Design frameMakerTop, start of the top module:
module frameMakerTop (samplePoint, reset, canRX, isError, isStuff, endOverload, BS_onoff, CRCtype, BRS_Stop, invalidBit, CRCcalc_on, CRCtime, ackValue, IDE, EDL, BRS, isRemote, size, frame, frameReady, isStart);
export LEC_CHECK = 0
export ABC_AREA = 0
export CAP_MARGIN = 0
export CELL_PAD_IN_SITES_DETAIL_PLACEMENT = 1
export CORE_ASPECT_RATIO = 0.82
export CORE_MARGIN = 2
export CORE_UTILIZATION = 36
export CTS_CLUSTER_SIZE = 58
export GPL_ROUTABILITY_DRIVEN = 1
export MAX_ROUTING_LAYER = met5
export PLACE_DENSITY_LB_ADDON = 0.01
export SETUP_SLACK_MARGIN = 0.44
export SLEW_MARGIN = 20
export TNS_END_PERCENT = 40
create_clock -name core_clock -period 5.21 [get_ports {samplePoint}]
run.sh (not shown) runs the stock make flow with config.mk's settings and CLKGATE_MAP_FILE=.
Then changed:
ABC_AREA = 1   (was 0)
CAP_MARGIN = 20   (was 0)
CELL_PAD_IN_SITES_DETAIL_PLACEMENT = default   (was 1)
CORE_ASPECT_RATIO = default   (was 0.82)
CORE_UTILIZATION = 40   (was 36)
CTS_CLUSTER_SIZE = default   (was 58)
GPL_ROUTABILITY_DRIVEN = default   (was 1)
MAX_ROUTING_LAYER = default   (was met5)
PLACE_DENSITY_LB_ADDON = default   (was 0.01)
SETUP_SLACK_MARGIN = default   (was 0.44)
TNS_END_PERCENT = default   (was 40)
clock period = 3.01 ns   (was 5.21 ns; I/O delays follow)
The changed run passed the timing, DRC and antenna checks.
Routed wire length fell by 0.39%.
Cell area drops by 1.6%.
Power rises by 76%.
Die size falls by 12%.
Synthesized area went down by 2.6%.

---

frameMakerTop again, from the RTL that the note above started with.
clock: 5.21 ns
lec_check: 0
abc_area: 0
cap_margin: 20
cell_pad_in_sites_detail_placement: 1
cell_pad_in_sites_global_placement: 1
core_aspect_ratio: 0.82
core_margin: 2
core_utilization: 36
cts_cluster_size: 58
gpl_routability_driven: 1
hold_slack_margin: 0.03
max_routing_layer: met5
place_density_lb_addon: 0.01
slew_margin: 0
tns_end_percent: 40
Rerun with:
Settings changed: ABC_AREA 0 to 1, CELL_PAD_IN_SITES_DETAIL_PLACEMENT 1 to default, CELL_PAD_IN_SITES_GLOBAL_PLACEMENT 1 to default, CORE_ASPECT_RATIO 0.82 to default, CORE_UTILIZATION 36 to 67, CTS_CLUSTER_SIZE 58 to 41, GPL_ROUTABILITY_DRIVEN 1 to default, HOLD_SLACK_MARGIN 0.03 to default, MAX_ROUTING_LAYER met5 to default, PLACE_DENSITY_LB_ADDON 0.01 to default, SLEW_MARGIN 0 to 20, TNS_END_PERCENT 40 to default.
Clock period 5.21 ns to 1.7 ns, I/O delays scaled along.
=> The new run died in 5_1_grt, error GRT-0232; area after synthesis decreases by a few percent; die area decreases by well over a third; synthesized cell count increases by a quarter to a third.
Rerun with:
Settings changed: CORE_UTILIZATION 67 to 72, CTS_CLUSTER_SIZE 41 to default.
Clock period 1.7 ns to 6.77 ns, I/O delays scaled along.
Outcome:
- The new run went through all stages and came out clean
- synthesized cell count is unchanged
- synthesized area is unchanged
- die area decreases by about 7%
Rerun with:
Settings changed: CORE_UTILIZATION 72 to 40.
Clock period 6.77 ns to 5.0 ns, I/O delays scaled along.
Result:
- area after synthesis does not change
- via count fell by 20%
- first-iteration DRC count came out lower by 76%
- combinational power rose by 27%
- routed wire length shrinks by 26%
- core utilization decreases by 42 points
- die size rises by 77%
- global-route usage falls by 28 points
- synthesized cell count stays the same
- power climbs by 38%
- clock power came out higher by about 43%

---

## P
Starting RTL as in the previous note.
==> flow/design.v (excerpt) <==
module frameMakerTop (samplePoint, reset, canRX, isError, isStuff, endOverload, BS_onoff, CRCtype, BRS_Stop, invalidBit, CRCcalc_on, CRCtime, ackValue, IDE, EDL, BRS, isRemote, size, frame, frameReady, isStart);
make LEC_CHECK=0 ABC_AREA=0 CAP_MARGIN=10 CELL_PAD_IN_SITES_DETAIL_PLACEMENT=0 CORE_ASPECT_RATIO=0.82 CORE_MARGIN=2 CORE_UTILIZATION=70 CTS_CLUSTER_DIAMETER=29 CTS_CLUSTER_SIZE=58 GPL_ROUTABILITY_DRIVEN=0 MAX_ROUTING_LAYER=met4 PLACE_DENSITY=0.61 SLEW_MARGIN=20 TNS_END_PERCENT=40 finish   # period 2.02 ns
As the logs show, P stopped at clock tree synthesis (4_1_cts) after a tool error, so it never reached the end of the flow.
Input-level comparison between Q and P:
Settings: CTS_CLUSTER_DIAMETER: 29 -> 48; ABC_AREA: 0 -> 1; PLACE_DENSITY: 0.61 -> unset; CORE_UTILIZATION: 70 -> 71; CORE_ASPECT_RATIO: 0.82 -> 0.92; PLACE_DENSITY_LB_ADDON: unset -> 0.21; the clock period (ns, I/O delays scaled along): 2.02 -> 2.1.
--- outcome ---
- clock tree synthesis (4_1_cts): P exited with error
- Status: Q FAILED at global routing (5_1_grt) (tool error)
- Going from P to Q, portion of netlist area occupied by mux cells shows a reduction of 16 points; cell count after synthesis shows an increase of about 25%; post-synthesis register bit count shows no meaningful change; setup slack at placement shows an increase of 0.030 ns.
- On placed standard-cell area: between P and Q, it ends up higher for P.
- Side by side, die height turned out higher in Q than in P.
- Taking P as the reference point, the floorplan row count of Q rises by about 5%.
- Sort P and Q by number of distinct library cells after synthesis asc -> top: Q
- Q ends up with a netlist area before placement that is about 2.6% lower than in P.
What R does differently from Q at the input level:
Settings: CORE_ASPECT_RATIO changed from 0.92 to 0.82; CORE_UTILIZATION changed from 71 to 65; ABC_AREA changed from 1 to 0; PLACE_DENSITY_LB_ADDON removed (was 0.21); PLACE_DENSITY newly set to 0.61; CTS_CLUSTER_DIAMETER removed (was 48); the clock period (ns, I/O delays scaled along) changed from 2.1 to 2.44.
Findings:
Every stage of the flow completed for R, and the final layout passed the timing, DRC and antenna checks. Fraction of synthesized cell area in xor and xnor cells: R vs Q up 1.8 points. Changes observed in R relative to Q: count of instantiated cells in the yosys netlist down about 20%; number of library cell types mapped by synthesis up about 80%; die size up 12%; core box area up 12%. Synthesized cell area (R vs. Q) increases by a few percent. Re chip area estimate from yosys synthesis: R is 250 µm² up on Q. Average instance area after synthesis (higher): R. Diff Q -> R | number of instances in the synthesized netlist | down by more than 10%.

---

## run A
frameMakerTop again, from the RTL that the note above started with.
clock: 2.77 ns
lec_check: 0
cap_margin: 30
core_aspect_ratio: 1.41
core_margin: 2
core_utilization: 38
cts_cluster_size: 11
gpl_timing_driven: 0
max_routing_layer: met4
min_routing_layer: met2
place_density_lb_addon: 0.26
slew_margin: 20
The inputs of run B differ from those of run A as listed below.
Settings: CORE_UTILIZATION now 27, was 38; ABC_AREA now 1, previously not set; CAP_MARGIN now 20, was 30; PLACE_DENSITY_LB_ADDON no longer set, was 0.26; CORE_ASPECT_RATIO no longer set, was 1.41; CTS_CLUSTER_SIZE no longer set, was 11; MIN_ROUTING_LAYER no longer set, was met2; GPL_TIMING_DRIVEN no longer set, was 0; MAX_ROUTING_LAYER no longer set, was met4; the clock period (ns, I/O delays scaled along) now 3.01, was 2.77.
Findings:
- Run comparison: run A launching element of the worst setup path canRX; run B launching element of the worst setup path ifs.isStart0$_SDFF_PP0_
- Going from run A to run B, total wirelength of the detailed-routed design up about 0.3%, worst setup slack up 0.52 ns, non-clock buffer count down 57, count of standard-cell rows down about 1.4%.
- Fraction of met3 tracks used by global routing ended up 32 points lower on run B than on run A.
> inputs changed (run B -> run C)
Settings: CORE_UTILIZATION now 54, was 27; the clock period (ns, I/O delays scaled along) now 2.24, was 3.01.
### Flow results
- Run B has lower sequential logic power than run C.
- The share of the cycle needed by the critical path after routing in run C was higher than what run B gave.
- Summary — power, run C relative to run B: higher, by 1.7 mW.
- Compared with run B, in run C routed wire length went down; global placement routability congestion went up; number of clock buffers in the layout went up; CTS buffer count went down.
- On post-route cell area, the higher figure sits with run B, not run C.
Relative to run C, the following input files were edited for run D:
Settings: CTS_CLUSTER_SIZE now 53, previously not set; SETUP_SLACK_MARGIN now 0.51, previously not set; CTS_CLUSTER_DIAMETER now 192, previously not set; CORE_UTILIZATION now 72, was 54; the clock period (ns, I/O delays scaled along) now 2.25, was 2.24.
[summary]
From run D to run C, maximum buffer depth of the clock tree did not move at all.
Core region area: run D and run C compared, lower one is run D
Summary — floorplan die height, run D relative to run C: lower, by 18 microns.
Re sequential share of the synthesized area: no difference whatsoever between run D and run C.
Across both runs, pre-CTS setup slack was higher for run D than for run C.
Of run D and run C, it is run D that has the higher count of cells resized by post-cts repair.
Run D -> run C: number of I/O port buffers delta 0, exact match
Measured against run C, the die area of run D comes out at 0.76 times the reference value.
Number of synthesized register bits: run C vs run D identical
Flow for run D halted at global routing (5_1_grt), error code DPL-0038.
Run D vs run C — total number of placement rows dropped by more than 10%
Diff run D..run C | area figure in the yosys stat output | negligible

---

Starting RTL as in the previous note.
Design frameMakerTop, start of the top module:
module frameMakerTop (samplePoint, reset, canRX, isError, isStuff, endOverload, BS_onoff, CRCtype, BRS_Stop, invalidBit, CRCcalc_on, CRCtime, ackValue, IDE, EDL, BRS, isRemote, size, frame, frameReady, isStart);
clock: 1.79 ns
lec_check: 0
abc_area: 0
cap_margin: 10
cell_pad_in_sites_detail_placement: 0
core_aspect_ratio: 0.82
core_margin: 2
core_utilization: 71
cts_cluster_size: 58
gpl_routability_driven: 0
max_routing_layer: met4
place_density_lb_addon: 0.25
slew_margin: 20
tns_end_percent: 40
The starting point aborted during clock tree synthesis on DPL-0033.
Next try:
Settings changed: ABC_AREA 0 to 1, CAP_MARGIN 10 to 20, CELL_PAD_IN_SITES_DETAIL_PLACEMENT 0 to not set, CORE_ASPECT_RATIO 0.82 to 0.75, CORE_MARGIN 2 to 3, CORE_UTILIZATION 71 to 37, CTS_CLUSTER_DIAMETER set to 74, CTS_CLUSTER_SIZE 58 to not set, GPL_ROUTABILITY_DRIVEN 0 to not set, HOLD_SLACK_MARGIN set to 0.07, MIN_ROUTING_LAYER set to met2, PLACE_DENSITY_LB_ADDON 0.25 to not set, TNS_END_PERCENT 40 to not set.
The new run finished but fails on setup timing.
Die area is higher by well over a third.
Area after synthesis decreases by a few percent.
Synthesized cell count grows by a quarter to a third.
No activity file was given, so power comes from the tool's default toggle rates.
